==> v3: inputs <==
==> flow/design.v <==
`timescale 1ns / 1ps
module adder(
    input wire [7:0] in1,
    input wire [7:0] in2,
    input wire sub,  
    output wire [7:0] out
    );
    reg [7:0] tmp;
    wire s0,s1,s2,s3,s4,s5,s6,s7;
    wire co0,co1,co2,co3,co4,co5,co6,co7;
    fa f0(in1[0],in2[0],1'b0,s0,co0);
    fa f1(in1[1],in2[1],co0,s1,co1);
    fa f2(in1[2],in2[2],co1,s2,co2);
    fa f3(in1[3],in2[3],co2,s3,co3);
    fa f4(in1[4],in2[4],co3,s4,co4);
    fa f5(in1[5],in2[5],co4,s5,co5);
    fa f6(in1[6],in2[6],co5,s6,co6);
    fa f7(in1[7],in2[7],co6,s7,co7);  
    assign out = {s7,s6,s5,s4,s3,s2,s1,s0} + sub;
endmodule 
module fa( input A,
       input B,
       input CIN,
       output S,
       output COUT
       );
       assign S = A^B^CIN;
       assign COUT = (A&B) | (CIN&A) | (CIN&B);
endmodule
`timescale 1ns / 1ps
module multiplier(
    input wire [7:0] in1,
    input wire [7:0] in2,
    output wire [7:0] out 
    );
    wire [8:0] A_out1, A_out2, A_out3, A_out4, A_out5, A_out6, A_out7, A_out8;
    wire [7:0] Q_out1, Q_out2, Q_out3, Q_out4, Q_out5, Q_out6, Q_out7, Q_out8;
    wire q0_1, q0_2, q0_3, q0_4, q0_5, q0_6, q0_7, q0_8; 
    Booth B1 (
        9'h000,in1,in2,1'b0,
        A_out1,Q_out1,q0_1
        );
    Booth B2 (
        A_out1,in1,Q_out1,q0_1,
        A_out2,Q_out2,q0_2
        );
    Booth B3 (
        A_out2,in1,Q_out2,q0_2,
        A_out3,Q_out3,q0_3
        );
    Booth B4 (
        A_out3,in1,Q_out3,q0_3,
        A_out4,Q_out4,q0_4
        );
    Booth B5 (
        A_out4,in1,Q_out4,q0_4,
        A_out5,Q_out5,q0_5
        );
    Booth B6 (
        A_out5,in1,Q_out5,q0_5,
        A_out6,Q_out6,q0_6
        );
    Booth B7 (
        A_out6,in1,Q_out6,q0_6,
        A_out7,Q_out7,q0_7
        );
    Booth B8 (
        A_out7,in1,Q_out7,q0_7,
        A_out8,Q_out8,q0_8
        );
    assign out = A_out8[7:0];  
endmodule
module Booth(
    input [8:0] A_in,
    input [7:0] M,
    input [7:0] Q_in,
    input  q0,
    output reg [8:0] A_out,
    output reg [7:0] Q_out,
    output reg q0_out
    );
    wire [8:0] sum, diff;
    assign sum = A_in + {M[7], M};
    assign diff = A_in - {M[7], M};
    always@(A_in,Q_in,M,q0,sum,diff)
    begin
        case({Q_in[0],q0})
            2'b00,2'b11: {A_out, Q_out, q0_out} = {A_in[8], A_in, Q_in};
            2'b01: {A_out, Q_out, q0_out} = {sum[8], sum, Q_in};
            default: {A_out, Q_out, q0_out} = {diff[8], diff, Q_in};
        endcase
    end
endmodule
`timescale 1ns / 1ps
module register(
    input wire [7:0] din,
    input wire clk,
    input wire reset,
    input wire ld,
    output reg [7:0] data
    );
    always@(posedge clk or posedge reset)
    begin
        if(reset == 1)
            data <= 0;
        else if(ld == 1)
            data <= din;
    end
endmodule
`timescale 1ns / 1ps
module controller(
    input wire clk,
    input wire reset,
    output reg [3:0] state,
    output reg [9:0] load, mul_en, add1_en, add2_en, mul_read, add1_read, add2_read  
    );
    parameter [3:0] s1 = 4'b0000,
                    s2 = 4'b0001,
                    s3 = 4'b0011,
                    s4 = 4'b0010,
                    s5 = 4'b0110,
                    s6 = 4'b0111,
                    s7 = 4'b1111,
                    s8 = 4'b1110,
                    s9 = 4'b1010,
                    s10 = 4'b1011,
                    s11 = 4'b1001,
                    s12 = 4'b1000;
    reg not_first_flag;  
    always@(posedge clk or posedge reset)
    begin
        if(reset)
            begin
                state <= s1;
                not_first_flag <= 1'b0;
            end
        else
        begin
            if(state == s3)
                not_first_flag <= 1'b1;
            case(state)
                s1: state <= s2;
                s2: state <= s3;
                s3: state <= s4;
                s4: state <= s5;
                s5: state <= s6;
                s6: state <= s7;
                s7: state <= s8;
                s8: state <= s9;
                s9: state <= s10;
                s10: state <= s11;
                s11: state <= s12;
                s12: state <= s1;
                default: state <= s1;
            endcase
        end       
    end
    always@(*)
    begin
        load = 0;
        mul_en = 0;
        add1_en = 0;
        add2_en = 0;
        mul_read = 0;
        add1_read = 0;
        add2_read = 0;
        case(state)
            s1: 
                begin
                    load = 10'b0000000001;
                    if(not_first_flag)
                    begin
                        mul_en = 0; 
                        add1_en = 10'b1000001000; 
                        add2_en = 10'b0001000100; 
                        mul_read = 0; 
                        add1_read = 10'b0000000100;
                        add2_read = 0;
                    end
                end
            s2: 
                begin
                    load = 10'b0000000010;
                    if(not_first_flag)
                    begin
                        mul_en = 0; 
                        add1_en = 0; 
                        add2_en = 10'b0010001000; 
                        mul_read = 0; 
                        add1_read = 10'b0000001000;
                        add2_read = 0;
                    end
                end
            s3:
                begin
                    load = 10'b0000000100; 
                    mul_en = 0; 
                    add1_en = 0; 
                    add2_en = 0; 
                    mul_read = 0; 
                    add1_read = 0;
                    add2_read = 0;
                end
            s4:
                begin
                    load = 10'b0000001000;
                    mul_en = 0;
                    add1_en = 0; 
                    add2_en = 0; 
                    mul_read = 0;
                    add1_read = 0;
                    add2_read = 0;
                end
            s5:
                begin
                    load = 10'b0000010000;
                    mul_en = 0;
                    add1_en = 0; 
                    add2_en = 0; 
                    mul_read = 0;
                    add1_read = 0;
                    add2_read = 0;
                end
            s6:
                begin
                    load = 10'b0000100000;
                    mul_en = 10'b0000010001;  
                    add1_en = 0; 
                    add2_en = 0; 
                    mul_read = 0;
                    add1_read = 0;
                    add2_read = 0;
                end
            s7:
                begin
                    load = 10'b0001000000;
                    mul_en = 10'b0000100010;  
                    add1_en = 0; 
                    add2_en = 0; 
                    mul_read = 10'b0000000001;  
                    add1_read = 0;
                    add2_read = 0;
                end
            s8:
                begin
                    load = 10'b0010000000;  
                    mul_en = 10'b0001000100;  
                    add1_en = 0; 
                    add2_en = 0; 
                    mul_read = 10'b0000000010;  
                    add1_read = 0;
                    add2_read = 0;
                end
            s9:
                begin
                    load = 10'b0100000000;  
                    mul_en = 10'b0010001000;  
                    add1_en = 0; 
                    add2_en = 0; 
                    mul_read = 10'b0000000100;  
                    add1_read = 0;
                    add2_read = 0;
                end
            s10:
                begin
                    load = 10'b1000000000;  
                    mul_en = 0; 
                    add1_en = 10'b0100000001; 
                    add2_en = 0; 
                    mul_read = 10'b0000001000;  
                    add1_read = 0;
                    add2_read = 0;
                end
            s11:
                begin
                    load = 10'b0100000000;  
                    mul_en = 0; 
                    add1_en = 10'b1000000010; 
                    add2_en = 10'b0000010001; 
                    mul_read = 0; 
                    add1_read = 10'b0000000001;
                    add2_read = 0;
                end
            s12:
                begin
                    load = 10'b1000000000;  
                    mul_en = 0; 
                    add1_en = 10'b0100000100; 
                    add2_en = 10'b0000100010; 
                    mul_read = 0; 
                    add1_read = 10'b0000000010;
                    add2_read = 0;
                end
            default: 
                load = 0;
        endcase
    end
endmodule
`timescale 1ns / 1ps
module datapath(
    input wire clk,
    input wire reset,
    input wire [3:0] state,
    input wire [7:0] next_in,
    input wire [9:0] load, mul_en, add1_en, add2_en, mul_read, add1_read, add2_read,  
    output wire [7:0] r1,r2,r3,r4,r5,r6,r7,r8,r9,r10,  
    output reg [7:0] f
    );
    parameter [3:0] s1 = 4'b0000,
                    s2 = 4'b0001,
                    s3 = 4'b0011,
                    s4 = 4'b0010,
                    s5 = 4'b0110,
                    s6 = 4'b0111,
                    s7 = 4'b1111,
                    s8 = 4'b1110,
                    s9 = 4'b1010,
                    s10 = 4'b1011,
                    s11 = 4'b1001,
                    s12 = 4'b1000;
    wire [7:0] sum1,sum2,prod;  
    reg [7:0] add11,add12,add21,add22,mul1,mul2;
    reg not_first_flag;  
    adder A1(add11,add12,1'b0,sum1);  
    adder A2(add21,~add22,1'b1,sum2);  
    multiplier M1(mul1,mul2,prod);
    register reg1((load[0]) ? next_in : (mul_read[0]) ? prod : (add1_read[0]) ? sum1 : (add2_read[0]) ? sum2 : 8'b0,
        clk,reset,
        load[0] || mul_read[0] || add1_read[0] || add2_read[0],
        r1);
    register reg2((load[1]) ? next_in : (mul_read[1]) ? prod : (add1_read[1]) ? sum1 : (add2_read[1]) ? sum2 : 8'b0,
        clk,reset,
        load[1] || mul_read[1] || add1_read[1] || add2_read[1],
        r2);
    register reg3((load[2]) ? next_in : (mul_read[2]) ? prod : (add1_read[2]) ? sum1 : (add2_read[2]) ? sum2 : 8'b0,
        clk,reset,
        load[2] || mul_read[2] || add1_read[2] || add2_read[2],
        r3);
    register reg4((load[3]) ? next_in : (mul_read[3]) ? prod : (add1_read[3]) ? sum1 : (add2_read[3]) ? sum2 : 8'b0,
        clk,reset,
        load[3] || mul_read[3] || add1_read[3] || add2_read[3],
        r4);
    register reg5((load[4]) ? next_in : (mul_read[4]) ? prod : (add1_read[4]) ? sum1 : (add2_read[4]) ? sum2 : 8'b0,
        clk,reset,
        load[4] || mul_read[4] || add1_read[4] || add2_read[4],
        r5);
    register reg6((load[5]) ? next_in : (mul_read[5]) ? prod : (add1_read[5]) ? sum1 : (add2_read[5]) ? sum2 : 8'b0,
        clk,reset,
        load[5] || mul_read[5] || add1_read[5] || add2_read[5],
        r6);
    register reg7((load[6]) ? next_in : (mul_read[6]) ? prod : (add1_read[6]) ? sum1 : (add2_read[6]) ? sum2 : 8'b0,
        clk,reset,
        load[6] || mul_read[6] || add1_read[6] || add2_read[6],
        r7);
    register reg8((load[7]) ? next_in : (mul_read[7]) ? prod : (add1_read[7]) ? sum1 : (add2_read[7]) ? sum2 : 8'b0,
        clk,reset,
        load[7] || mul_read[7] || add1_read[7] || add2_read[7],
        r8);
    register reg9((load[8]) ? next_in : (mul_read[8]) ? prod : (add1_read[8]) ? sum1 : (add2_read[8]) ? sum2 : 8'b0,
        clk,reset,
        load[8] || mul_read[8] || add1_read[8] || add2_read[8],
        r9);
    register reg10((load[9]) ? next_in : (mul_read[9]) ? prod : (add1_read[9]) ? sum1 : (add2_read[9]) ? sum2 : 8'b0,
        clk,reset,
        load[9] || mul_read[9] || add1_read[9] || add2_read[9],
        r10);
    always@(posedge clk or posedge reset)
    begin
        if(reset)
        begin
            f <= 0;     
            not_first_flag <= 1'b0;
        end
        else
        begin
            case(state)
                s1, s2, s3:
                    if(not_first_flag)
                        f <= sum2;
                s4:
                    not_first_flag <= 1'b1;
                s12:
                    f <= sum2;
                default: ;
            endcase
        end
    end
    always@(posedge clk)
    begin
        case(state)
            s1:
                begin
                    if(not_first_flag)
                    begin
                        add11 <= r4;
                        add12 <= r10;
                        add21 <= sum1;
                        add22 <= r7;
                    end
                end
            s2:
                begin
                    if(not_first_flag)
                    begin
                        add21 <= sum1;
                        add22 <= r8;
                    end
                end
            s6:  
                begin
                    mul1 <= r1;
                    mul2 <= r5;
                end
            s7:  
                begin
                    mul1 <= r2;
                    mul2 <= r6;
                end
            s8:  
                begin
                    mul1 <= r3;
                    mul2 <= r7;
                end
            s9:  
                begin
                    mul1 <= r4;
                    mul2 <= r8;
                end
            s10:  
                begin
                    add11 <= r1;
                    add12 <= r9;
                end
            s11:  
                begin
                    add11 <= r2;
                    add12 <= r10;
                    add21 <= sum1;
                    add22 <= r5;
                end
            s12:  
                begin
                    add11 <= r3;
                    add12 <= r9;
                    add21 <= sum1;
                    add22 <= r6;
                end
            default: ;
        endcase
    end
endmodule
`timescale 1ns / 1ps
module top(
    input wire clk,
    input wire reset,
    input wire [7:0] next_in,
    output wire [7:0] f
    );
    wire [7:0] r1,r2,r3,r4,r5,r6,r7,r8,r9,r10;  
    wire [9:0] load, mul_en, add1_en, add2_en, mul_read, add1_read, add2_read;
    wire [3:0] state;
    controller C1(
        clk,
        reset,
        state,
        load, mul_en, add1_en, add2_en, mul_read, add1_read, add2_read  
    );
    datapath DP1(
        clk,
        reset,
        state,
        next_in,
        load, mul_en, add1_en, add2_en, mul_read, add1_read, add2_read,  
        r1,r2,r3,r4,r5,r6,r7,r8,r9,r10,  
        f
    );
endmodule
==> flow/run.sh <==
#!/bin/bash
# the make line also repeats each setting of config.mk as NAME=value (left out here)
make -C /OpenROAD-flow-scripts/flow DESIGN_CONFIG=/design/flow/config.mk WORK_HOME=/design/flow/orfs CLKGATE_MAP_FILE= finish
==> flow/config.mk <==
export PLATFORM = sky130hd
export DESIGN_NAME = top
export DESIGN_NICKNAME = top
export VERILOG_FILES = /design/flow/design.v
export SDC_FILE = /design/flow/constraint.sdc
export NUM_CORES = 4
export LEC_CHECK = 0
export ABC_AREA = 1
export CAP_MARGIN = 20
export CORE_MARGIN = 2
export CORE_UTILIZATION = 72
export CTS_CLUSTER_DIAMETER = 374
export CTS_CLUSTER_SIZE = 15
export PLACE_DENSITY_LB_ADDON = 0.05
export SLEW_MARGIN = 20
==> flow/constraint.sdc <==
create_clock -name core_clock -period 7.41 [get_ports {clk}]
set_input_delay 1.4820 -clock core_clock [delete_from_list [all_inputs] [get_ports {clk}]]
set_output_delay 1.4820 -clock core_clock [all_outputs]
set_load 0.01 [all_outputs]
==> v5: changes against v3 <==
Settings changed: CORE_UTILIZATION 72 to 62, CTS_CLUSTER_DIAMETER 374 to default, CTS_CLUSTER_SIZE 15 to default, PLACE_DENSITY_LB_ADDON 0.05 to default, SETUP_SLACK_MARGIN from default to 0.91.
==> flow/constraint.sdc (replaced) <==
create_clock -name core_clock -period 6.43 [get_ports {clk}]
set_input_delay 1.2860 -clock core_clock [delete_from_list [all_inputs] [get_ports {clk}]]
set_output_delay 1.2860 -clock core_clock [all_outputs]
set_load 0.01 [all_outputs]
==> results <==
quantity	v5	v3
Net count entering floorplan	1749	1749
Cells after DPL	2111	2029
Clock net sink count	142	142
Synthesized flop and latch total	142	142
Placeable Area	18710 um2	15940 um2
Warning count from the yosys run	4	4
Setup Fix Bufs, Post-CTS	25	34
Root buffer selected by CTS	clkbuf_16	clkbuf_16
Outcome	failed layout checks	stopped before the end
Last stage reached	-	global routing (5_1_grt)
Layout check failures	negative setup slack	-
Post-Place Worst Slack	-1.944 ns	-0.9252 ns
Longest Clk Path Bufs	2	2
Chip Area	20160 um2	17430 um2
Post-cts repair resize count	54	92
Share of flip-flops with an asynchronous set or reset after synthesis	66.20%	66.20%
Hold buffers post-CTS	0	0
Post-synth seq share	32.14%	32.14%
HPWL reported at the end of detailed placement	27.34 mm	27.60 mm
Final Wtd Congestion	0.9345	0.9631
Die height	142.0 um	132.0 um
Dpl cell area	14320 um2	13800 um2
Horiz. Die Dim	142.0 um	132.0 um
Synth top area share	19.93%	19.93%
Initial core utilization	63.10%	74.03%
Number of rows in the core area	50	46
Post-Synth AOI/OAI Area	13.40%	13.40%
Post-synth tally of flip-flops with integrated enable	48	48

========
==> run a: inputs <==
RTL: the design.v shown in full above, as it stands there.
export LEC_CHECK = 0
export ABC_AREA = 1
export CAP_MARGIN = 20
export CORE_MARGIN = 2
export CORE_UTILIZATION = 72
export PLACE_DENSITY_LB_ADDON = 0.02
export SLEW_MARGIN = 20
export TNS_END_PERCENT = 10
create_clock -name core_clock -period 7.55 [get_ports {clk}]
run.sh (not shown) runs the stock make flow with config.mk's settings and CLKGATE_MAP_FILE=.
==> run b (differences from run a) <==
Settings changed: PLACE_DENSITY_LB_ADDON 0.02 to 0.01, SETUP_SLACK_MARGIN set to 0.11, TNS_END_PERCENT 10 to not set.
==> flow/constraint.sdc (replaced) <==
create_clock -name core_clock -period 9.06 [get_ports {clk}]
set_input_delay 1.8120 -clock core_clock [delete_from_list [all_inputs] [get_ports {clk}]]
set_output_delay 1.8120 -clock core_clock [all_outputs]
set_load 0.01 [all_outputs]
==> qor summary <==
quantity	run a	run b
Number of register bits inferred by synthesis	142	142
Post-placement worst setup slack	-975 ps	-47.6 ps
DP HPWL	27.4 mm	26.0 mm
Count of port buffers added during placement	17	17
Count of flip-flops with a built-in enable after synthesis	48	48
Chip Area	0.0174 sq mm	0.0174 sq mm
Most common reg cell	dfrtp_1	dfrtp_1
DP Cell Count	2,034	1,876
Number of gates resized after CTS	74	5
Std cell rows	46	46
I/O pin total	18	18
Run status	did not finish	complete, no violations
Failing step	global routing	-
Maximum buffer depth of the clock tree	2	2
Setup Fix Bufs, Post-CTS	27	1
Placer Congestion	0.984	1.00
Area reported by Yosys stat	0.0118 sq mm	0.0118 sq mm
Clock root cell	clkbuf_16	clkbuf_16
Synthesized instance count	1,657	1,657
DIE HEIGHT	132 um	132 um
Width of the chip	132 um	132 um
Synthesized cell area	0.0118 sq mm	0.0118 sq mm
DP Area	0.0137 sq mm	0.0123 sq mm
Share of synthesized area occupied by flip-flops and latches	0.321	0.321
